## alpha
## mul
module mul(
    input  wire        clk,
    input  wire        rst,
    input  wire [63:0] lm,
    input  wire [63:0] rm,
    input  wire [1:0]  Data_type,
    output reg  [19:0] mul_out
);
make LEC_CHECK=0 CAP_MARGIN=20 CORE_MARGIN=2 CORE_UTILIZATION=71 CTS_CLUSTER_SIZE=34 PLACE_DENSITY=0.65 SLEW_MARGIN=20 finish   # period 5.26 ns
run.sh (not shown) runs the stock make flow with config.mk's settings and CLKGATE_MAP_FILE=.
alpha terminated abnormally: global routing (5_1_grt) reported GRT-0232.
Input changes introduced in beta (baseline for comparison: alpha):
# alpha
export LEC_CHECK = 0
export CAP_MARGIN = 20
export CORE_MARGIN = 2
export CORE_UTILIZATION = 71
export CTS_CLUSTER_SIZE = 34
export PLACE_DENSITY = 0.65
export SLEW_MARGIN = 20
create_clock -name core_clock -period 5.26 [get_ports {clk}]
# beta
export LEC_CHECK = 0
export CAP_MARGIN = 20
export CORE_MARGIN = 2
export CORE_UTILIZATION = 66
export SLEW_MARGIN = 20
create_clock -name core_clock -period 5.32 [get_ports {clk}]
### Flow results
Completing all stages was not enough for beta: its layout failed the final checks because of setup timing. ~same area fraction in mux cells in alpha and beta. From beta to alpha, clock sink count did not move at all. Diff alpha..beta | xor and xnor fraction of the mapped netlist area | negligible. beta has die span in y above what alpha had. Number of setup buffers added after CTS: beta vs alpha down 5.7%. In the flow results for alpha and beta, the HPWL after detailed placement is smaller on beta. beta ended up with a higher floorplan die area than alpha did. alpha -> beta: share of the yosys chip area belonging to registers delta 0, exact match. Comparing minimum setup slack after placement for alpha and beta, the smaller number came from alpha. Weighted congestion reported at the end of routability-driven placement ended up 0.036 lower on beta than on alpha. Comparing alpha against beta, there is no change at all in share of synthesized registers carrying an async set or reset.


## job 921
Starting RTL as in the previous note.
==> flow/config.mk <==
export PLATFORM = sky130hd
export DESIGN_NAME = mul
export DESIGN_NICKNAME = mul
export VERILOG_FILES = /design/flow/design.v
export SDC_FILE = /design/flow/constraint.sdc
export NUM_CORES = 4
export LEC_CHECK = 0
export CAP_MARGIN = 0
export CORE_ASPECT_RATIO = 0.5
export CORE_MARGIN = 10
export CORE_UTILIZATION = 65
export CTS_CLUSTER_DIAMETER = 245
export CTS_CLUSTER_SIZE = 95
export PLACE_DENSITY = 0.35
export SLEW_MARGIN = 20
export TNS_END_PERCENT = 5
==> flow/constraint.sdc <==
create_clock -name core_clock -period 6.5 [get_ports {clk}]
set_input_delay 1.3000 -clock core_clock [delete_from_list [all_inputs] [get_ports {clk}]]
set_output_delay 1.3000 -clock core_clock [all_outputs]
set_load 0.01 [all_outputs]
## Diff of input files: job 3542 against job 921
Settings: CTS_CLUSTER_DIAMETER changed from 245 to 293; CORE_UTILIZATION changed from 65 to 34; HOLD_SLACK_MARGIN newly set to -0.09; CTS_CLUSTER_SIZE changed from 95 to 99; TNS_END_PERCENT removed (was 5); CORE_MARGIN changed from 10 to 2; CORE_ASPECT_RATIO removed (was 0.5); CAP_MARGIN changed from 0 to 20; PLACE_DENSITY removed (was 0.35).
[summary]
Max estimated wirelength of the detail-placed design across job 3542 and job 921: job 3542. Compared job 3542 vs job 921, and data required time of the critical path is up in job 3542. The cell type of the slowest stage on the worst timing path comes out clkdlybuf4s50_1 in one run and fa_1 in the other, namely in job 921 and job 3542 respectively. Changes observed in job 3542 relative to job 921: number of vias in the routed layout now sits lower, net switching power now sits lower, count of antenna diodes in the layout now sits higher, clock network fraction of total power now sits at about the same level.
### job 3542 -> job 7979
Settings: changing CORE_UTILIZATION from 34 to 65; changing CTS_CLUSTER_DIAMETER from 293 to 245; changing CTS_CLUSTER_SIZE from 99 to 95; removing HOLD_SLACK_MARGIN (formerly -0.09).
==> results <==
Job 7979 -> job 3542: synthesized cell count delta 0, exact match. Taking job 7979 as 1.0, job 3542 lands at 1.07 on wire length of the first global-routing pass. Job 7979 vs job 3542 — total power dropped by a few percent. Detailed-route vias per instance (higher): job 7979. Diff job 7979..job 3542 | clock tree buffer depth | unchanged. No stage failed in job 7979, and the final checks on the layout all came back clean. On job 7979: met2 wire length is about 9% lower than what job 3542 gave. Detailed-route wire length (job 7979 vs. job 3542) decreases by a few percent. Job 7979 against job 3542: combinational share of power saw a decrease; final area lower. Required time of the critical path delta (job 3542 -> job 7979): insignificant.
Edits applied to the flow inputs when going from job 7979 to job 7718:
Settings: swapping 65 for 56 in CORE_UTILIZATION; putting TNS_END_PERCENT at 15 where nothing was set; putting PLACE_DENSITY at 0.39 where nothing was set.
Findings:
Relative to job 7979, the maximum number of pins on one net before global-route repair measured on job 7718 has increased by more than a quarter. Taking job 7718 as 1.0, job 7979 lands at 0.844 on layout buffer count excluding clock buffers. Between job 7718 and job 7979, it is job 7718 whose worst hold slack is higher, by 0.027 ns. Diff job 7979 -> job 7718 | filler cell count | increase of 1670. The worst setup slack of job 7718 is higher than that of job 7979. Job 7718: highest attainable clock frequency is 1.3 MHz higher than what job 7979 reported. NOTE: chip footprint in job 7718 exceeds that of job 7979.
[inputs] job 2206 vs job 7718
Settings: clearing CTS_CLUSTER_DIAMETER, which used to be 245; putting MAX_ROUTING_LAYER at met4 where nothing was set; clearing CTS_CLUSTER_SIZE, which used to be 95; swapping 56 for 40 in CORE_UTILIZATION; putting GPL_ROUTABILITY_DRIVEN at 0 where nothing was set; swapping 15 for 5 in TNS_END_PERCENT; swapping 0.39 for 0.58 in PLACE_DENSITY; putting CELL_PAD_IN_SITES_DETAIL_PLACEMENT at 2 where nothing was set; putting HOLD_SLACK_MARGIN at 0.16 where nothing was set.
[summary]
global routing: job 2206 exited with error. Diff job 7718 -> job 2206: estimated wirelength of the detail-placed design picked up an extra about 80%; standard cell area after detailed placement picked up an extra 0.32%; area after synthesis neither gained nor lost much; chip footprint picked up an extra 39%; area inside the core boundary picked up an extra 0.032 mm^2.
What job 9274 does differently from job 2206 at the input level:
Settings: CELL_PAD_IN_SITES_DETAIL_PLACEMENT: 2 -> unset; HOLD_SLACK_MARGIN: 0.16 -> unset; PLACE_DENSITY: 0.58 -> unset; TNS_END_PERCENT: 5 -> unset; MAX_ROUTING_LAYER: met4 -> unset; GPL_ROUTABILITY_DRIVEN: 0 -> unset.
Job 9274 ran to completion and came out clean on the timing, design-rule and antenna checks.
Across both runs, post-CTS setup repair buffer count was lower for job 9274 than for job 2206.
Diff job 9274..job 2206 | total CTS buffers | negligible
Diff job 2206..job 9274 | number of nets in the synthesized netlist | unchanged
Per the comparison of job 9274 with job 2206, area of placed instances down 0.63%; number of H-tree branching levels flat; cell count listed in synth_stat.txt flat; core utilization at floorplan flat.


before:
mul again, from the RTL that the note above started with.
## mul
module mul(
    input  wire        clk,
    input  wire        rst,
    input  wire [63:0] lm,
    input  wire [63:0] rm,
    input  wire [1:0]  Data_type,
    output reg  [19:0] mul_out
);
clock: 5.26 ns
lec_check: 0
cap_margin: 20
core_margin: 2
core_utilization: 70
cts_cluster_size: 34
place_density: 0.64
slew_margin: 20
before: aborted in 5_1_grt (tool error)
What after does differently from before at the input level:
--- a/flow/config.mk
+++ b/flow/config.mk
@@ -10,3 +10,2 @@
-export CORE_UTILIZATION = 70
-export CTS_CLUSTER_SIZE = 34
-export PLACE_DENSITY = 0.64
+export CORE_UTILIZATION = 66
+export SETUP_SLACK_MARGIN = -0.35
==> flow/constraint.sdc <==
create_clock -name core_clock -period 5.11 [get_ports {clk}]
set_input_delay 1.0220 -clock core_clock [delete_from_list [all_inputs] [get_ports {clk}]]
set_output_delay 1.0220 -clock core_clock [all_outputs]
set_load 0.01 [all_outputs]
[summary]
[after] flow finished | final checks: failed | reasons: negative setup slack
As far as yosys stat chip area goes, before and after are indistinguishable; the numbers are identical.
Row count in after is 3.2% higher than in before
Against before, after reports a routability-driven placement congestion ratio that is lower.
before → after: area share of fa/ha/maj cells after synthesis ~0 delta, post-cts repair resize count fell by 48, chip height went up.


mul again, from the RTL that the note above started with.
==> flow/config.mk <==
export PLATFORM = sky130hd
export DESIGN_NAME = mul
export DESIGN_NICKNAME = mul
export VERILOG_FILES = /design/flow/design.v
export SDC_FILE = /design/flow/constraint.sdc
export NUM_CORES = 4
export LEC_CHECK = 0
export CAP_MARGIN = 20
export CORE_MARGIN = 2
export CORE_UTILIZATION = 72
export CTS_CLUSTER_DIAMETER = 386
export CTS_CLUSTER_SIZE = 21
export PLACE_DENSITY = 0.67
export SETUP_SLACK_MARGIN = 0.18
export SLEW_MARGIN = 20
export TNS_END_PERCENT = 5
==> flow/constraint.sdc <==
create_clock -name core_clock -period 3.56 [get_ports {clk}]
set_input_delay 0.7120 -clock core_clock [delete_from_list [all_inputs] [get_ports {clk}]]
set_output_delay 0.7120 -clock core_clock [all_outputs]
set_load 0.01 [all_outputs]
The baseline aborted during global routing on GRT-0116.
Then changed:
Settings changed: CORE_UTILIZATION 72 to 57, CTS_CLUSTER_DIAMETER 386 to unset, CTS_CLUSTER_SIZE 21 to 37, PLACE_DENSITY 0.67 to unset, SETUP_SLACK_MARGIN 0.18 to unset, TNS_END_PERCENT 5 to unset.
Clock period 3.56 ns to 5.12 ns, I/O delays scaled along.
With this change the flow completed and failed the layout checks on setup timing.
Die area grows by 26%.
Synthesized area does not change.
Synthesized cell count does not change.
Then changed:
Settings changed: CTS_CLUSTER_SIZE 37 to 35.
Clock period 5.12 ns to 5.11 ns, I/O delays scaled along.
=>
- The changed run completed, yet does not pass: setup timing
- final cell count rose by 0.52%
- worst setup slack is worse by 0.018 ns
- total power rose by 3.4%
- first-iteration DRC count rose by 12%
- wire length rose by 0.60%
- global-route usage rose by 0.29 points
- combinational power rose by about 4%
Then changed:
Settings changed: CORE_UTILIZATION 57 to 71, CTS_CLUSTER_SIZE 35 to 36, PLACE_DENSITY set to 0.65.
Clock period 5.11 ns to 5.32 ns, I/O delays scaled along.
Now the flow stopped in global routing.
Synthesized area is unchanged.
Die area decreases by 19%.
Synthesized cell count is unchanged.
Then changed:
Settings changed: CTS_CLUSTER_SIZE 36 to 39.
The new run died in global routing.
Synthesized area stays the same.
Die area is unchanged.
Synthesized cell count does not change.
Power figures rest on the tool's default switching activity, not on a simulated workload.
